## run 1
Design master_ahb, start of the top module:
module master_ahb(
  input  logic        clk_master,
  input  logic        rst_master,
  input  logic        HREADY,          
  input  logic [31:0] HRDATA,          
  input  logic [31:0] data_top,
  input  logic        write_top,       
  input  logic [3:0]  beat_length,     
  input  logic        enb,             
  input  logic [31:0] addr_top,
  input  logic        wrap_enb,        
  output logic [31:0] HADDR,
  output logic        HWRITE,
  output logic [2:0]  HSIZE,
  output logic [31:0] HWDATA,
  output logic [2:0]  HBURST,
  output logic [1:0]  HTRANS,
  output logic fifo_empty,
  output logic fifo_full
);
  typedef enum logic [2:0] {
    S_IDLE                = 3'b000,
    S_WRITE_ADDR          = 3'b001,
    S_WRITE_DATA          = 3'b010
  } state_t;
  state_t present_state, next_state;
  logic [31:0] addr_internal;
  logic [3:0]  count;         
  logic [3:0]  wr_ptr;
  logic [3:0]  rd_ptr;
  localparam int MEM_DEPTH = 16;
  logic [31:0] mem [0:MEM_DEPTH-1];
  logic next_HWRITE;
  logic [2:0] next_HSIZE;                
  logic [31:0] next_HWDATA;
  logic [2:0] next_HBURST;
  logic [1:0] next_HTRANS;
  ...
For scale: roughly 2,200 cells after synthesis, roughly 180 I/O pins, about 27,000 um^2 of cells after synthesis.
Settings: LEC_CHECK=0, CAP_MARGIN=20, CELL_PAD_IN_SITES_DETAIL_PLACEMENT=0, CORE_ASPECT_RATIO=0.88, CORE_MARGIN=2, CORE_UTILIZATION=72, CTS_CLUSTER_SIZE=36, MAX_ROUTING_LAYER=met5, PLACE_DENSITY_LB_ADDON=0.0, SLEW_MARGIN=30, TNS_END_PERCENT=100; clock period 4.45 ns.
run.sh (not shown) runs the stock make flow with config.mk's settings and CLKGATE_MAP_FILE=.
> inputs changed (run 1 -> run 2)
Settings: PLACE_DENSITY_LB_ADDON removed (was 0.0); CORE_ASPECT_RATIO removed (was 0.88); TNS_END_PERCENT removed (was 100); SLEW_MARGIN changed from 30 to 20; CTS_CLUSTER_SIZE changed from 36 to 46; MAX_ROUTING_LAYER removed (was met5); CELL_PAD_IN_SITES_DETAIL_PLACEMENT removed (was 0); CORE_UTILIZATION changed from 72 to 66; SETUP_SLACK_MARGIN newly set to 0.68; the clock period (ns, I/O delays scaled along) changed from 4.45 to 2.59.
--- outcome ---
Across run 1 and run 2, a clean result was obtained everywhere but in run 2. STATUS run=run 2 STAGES=ALL_DONE FINAL_CHECKS=FAILED CAUSE=negative setup slack. Run 1 → run 2: layout overhead on the synthesized area increased by 14 points relative to the old numbers; wire length rose 8.9 mm; portion of total power attributed to the clock network shrank by 1.1 points; hold slack down 61 ps. Higher final clock period utilization by the worst path among run 1 and run 2: run 2. [compare] base=run 1 new=run 2: global placement routability congestion lost 1.4%, cell-internal power went up 0.010 W, power went up by 83%.
diff inputs: run 2 => run 3
Settings: clearing SETUP_SLACK_MARGIN, which used to be 0.68; clearing CTS_CLUSTER_SIZE, which used to be 46; putting PLACE_DENSITY at 0.6 where nothing was set; swapping 66 for 40 in CORE_UTILIZATION; swapping 2.59 for 5.0 in the clock period (ns, I/O delays scaled along).
Findings:
- Status for run 3 and run 2: clean finish in run 3 only
- [diff] leakage dissipation, run 3 relative to run 2: improvement
- In run 3 relative to run 2, sequential power had gone down by more than a quarter.
- Part of the cycle the worst path needs: lower on run 3
- Core outline area up about 65% in run 3 wrt run 2
- Global-route total usage across every layer: run 3 < run 2
- Pin slew with the least headroom to its limit: run 3 > run 2
- Run 3 does better than run 2 on final design area excluding fillers.
Edits applied to the flow inputs when going from run 3 to run 4:
Settings: changing CORE_UTILIZATION from 40 to 59; changing the clock period (ns, I/O delays scaled along) from 5.0 to 2.31.
Findings:
The flow completed for run 4, but it is not clean: the layout still shows negative setup slack. For run 3, the type of the worst setup path was flip-flop to primary output, unlike run 4, where it was flip-flop to flip-flop. Diff run 3 -> run 4 | number of inserted filler cells in the final layout | decrease of about 50%. NOTE routed wire length run 3->run 4 increased slightly. Run 4 vs. run 3: chip area line of the yosys report ~0 delta, total power +about 120%, wire length of the first global-routing pass +0.58%. Count of inserted antenna diode cells (run 4 over run 3): decrease, 2. When the final numbers for run 3 and run 4 were put side by side, the wire length on met1 turned out to be greater in run 3.
Power is estimated from default activity; no workload was simulated.
